## JK
Design MOTOR_TOP, start of the top module:
module MOTOR_TOP#(   
    parameter C_AXI_ID_WIDTH       = 4,         
    parameter C_AXI_ADDR_WIDTH     = 16,        
    parameter C_AXI_DATA_WIDTH     = 64,        
    parameter C_AXI_NBURST_SUPPORT = 1'b0,      
    parameter C_AXI_BURST_TYPE     = 2'b00,     
    parameter WATCH_DOG_WIDTH      = 12,         
    parameter C_ADDR_SUMOFFSET     =   32'h0000_1000,
    parameter C_ADDR_MOTOR2ETH     =   32'h0000_0000,       
    parameter C_ADDR_ETH2MOTOR     =   32'hE000_0000    
)(    
    input                               sys_clk,
    input                               sys_rst,
   	output                            	saxi_wready,  
   	input [C_AXI_ID_WIDTH-1:0]        	saxi_wid,     
   	input [C_AXI_ADDR_WIDTH-1:0]      	saxi_waddr,   
   	input [7:0]                       	saxi_wlen,    
   	input [2:0]                       	saxi_wsize,   
   	input [1:0]                       	saxi_wburst,  
   	input [1:0]                       	saxi_wlock,   
   	input [3:0]                       	saxi_wcache,  
  ...
Settings: LEC_CHECK=0, CAP_MARGIN=20, CELL_PAD_IN_SITES_DETAIL_PLACEMENT=1, CELL_PAD_IN_SITES_GLOBAL_PLACEMENT=0, CORE_MARGIN=2, CORE_UTILIZATION=67, CTS_CLUSTER_SIZE=82, PLACE_DENSITY=0.91, SLEW_MARGIN=20, TNS_END_PERCENT=60; clock period 11.6 ns.
run.sh (not shown) runs the stock make flow with config.mk's settings and CLKGATE_MAP_FILE=.
JK did not run to completion, as it errored out during 3_5_place_dp.
Edits applied to the flow inputs when going from JK to MS:
# JK
export LEC_CHECK = 0
export CAP_MARGIN = 20
export CELL_PAD_IN_SITES_DETAIL_PLACEMENT = 1
export CELL_PAD_IN_SITES_GLOBAL_PLACEMENT = 0
export CORE_MARGIN = 2
export CORE_UTILIZATION = 67
export CTS_CLUSTER_SIZE = 82
export PLACE_DENSITY = 0.91
export SLEW_MARGIN = 20
export TNS_END_PERCENT = 60
create_clock -name core_clock -period 11.6 [get_ports {sys_clk}]
# MS
export LEC_CHECK = 0
export CAP_MARGIN = 20
export CORE_MARGIN = 2
export CORE_UTILIZATION = 23
export SLEW_MARGIN = 20
create_clock -name core_clock -period 8.67 [get_ports {sys_clk}]
## What came out
- MS has completed all stages; timing, DRC and antenna checks passed.
- Going from JK to MS, area inside the core boundary moved up, routability congestion estimate went down by 0.094, portion of the post-synthesis area used by sequential elements level.
- Taking JK as the reference, in MS height of the die higher, die area higher, count of unique library cells instantiated by Yosys roughly the same.


== tundra ==
MOTOR_TOP again, from the RTL that the note above started with.
Settings: LEC_CHECK=0, ABC_AREA=1, CAP_MARGIN=20, CORE_ASPECT_RATIO=1.74, CORE_MARGIN=4, CORE_UTILIZATION=56, CTS_CLUSTER_SIZE=16, GPL_ROUTABILITY_DRIVEN=1, HOLD_SLACK_MARGIN=-0.06, MAX_ROUTING_LAYER=met5, MIN_ROUTING_LAYER=met2, PLACE_DENSITY_LB_ADDON=0.27, SETUP_SLACK_MARGIN=1.32, SLEW_MARGIN=0; clock period 7.2 ns.
The flow did not stop early for tundra: all stages ran, and the layout cleared the timing, design-rule and antenna checks.
#### Input delta (xenon over tundra)
# tundra
export LEC_CHECK = 0
export ABC_AREA = 1
export CAP_MARGIN = 20
export CORE_ASPECT_RATIO = 1.74
export CORE_MARGIN = 4
export CORE_UTILIZATION = 56
export CTS_CLUSTER_SIZE = 16
export GPL_ROUTABILITY_DRIVEN = 1
export HOLD_SLACK_MARGIN = -0.06
export MAX_ROUTING_LAYER = met5
export MIN_ROUTING_LAYER = met2
export PLACE_DENSITY_LB_ADDON = 0.27
export SETUP_SLACK_MARGIN = 1.32
export SLEW_MARGIN = 0
create_clock -name core_clock -period 7.2 [get_ports {sys_clk}]
# xenon
export LEC_CHECK = 0
export CAP_MARGIN = 20
export CORE_ASPECT_RATIO = 1.45
export CORE_MARGIN = 3
export CORE_UTILIZATION = 60
export CTS_CLUSTER_SIZE = 16
export GPL_ROUTABILITY_DRIVEN = 1
export MIN_ROUTING_LAYER = met1
export PLACE_DENSITY_LB_ADDON = 0.27
export SETUP_SLACK_MARGIN = 0.65
export SLEW_MARGIN = 20
create_clock -name core_clock -period 3.01 [get_ports {sys_clk}]
[summary]
xenon completed end to end; final checks failed (setup timing). xenon against tundra: synthesized cell count went down by 21%, number of unique standard cell types used by synthesis went up by 23, average vias per placed instance went down by 1.7, clock network fraction of design power went up by 4.8 points, power in sequential cells went up by about 130%. Of xenon and tundra, tundra shows the higher wire length, with xenon below it. [compare] base=tundra new=xenon: post-route worst setup slack dropped 2370 ps; relative area change from synthesis to final layout now larger; proportion of cell area spent on the clock network rose by 0.20 points. Of xenon and tundra, it is xenon that has the higher area fraction in mux cells.
Edits applied to the flow inputs when going from xenon to lagoon:
# xenon
export LEC_CHECK = 0
export CAP_MARGIN = 20
export CORE_ASPECT_RATIO = 1.45
export CORE_MARGIN = 3
export CORE_UTILIZATION = 60
export CTS_CLUSTER_SIZE = 16
export GPL_ROUTABILITY_DRIVEN = 1
export MIN_ROUTING_LAYER = met1
export PLACE_DENSITY_LB_ADDON = 0.27
export SETUP_SLACK_MARGIN = 0.65
export SLEW_MARGIN = 20
create_clock -name core_clock -period 3.01 [get_ports {sys_clk}]
# lagoon
export LEC_CHECK = 0
export CAP_MARGIN = 20
export CORE_MARGIN = 2
export CORE_UTILIZATION = 40
export SLEW_MARGIN = 20
create_clock -name core_clock -period 8.67 [get_ports {sys_clk}]
Results
- lagoon has completed all stages; timing, DRC and antenna checks passed.
- When lagoon is set beside xenon, its maximum resistive drop on vdd turns out to be about 80% smaller.
- lagoon vs xenon: instance count on the critical path down in lagoon
- Summary of lagoon over xenon: combinational group power now sits lower, power now sits lower.
- Measured against lagoon, the wire length of xenon comes out at 1.11 times the reference value.
- From xenon to lagoon the numbers moved as follows: met2 layer usage reported by global route dropped 25 points, area added between synthesis and finish dropped 8.5 points, number of fill cells climbed 2265.
- xenon vs lagoon, class of the tightest hold or removal check: input pin to register vs register to register
- Per the comparison of lagoon with xenon, part of the total power dissipated in combinational logic lower; final cell count higher; global-route usage over all layers lower.
Power is estimated from default activity; no workload was simulated.
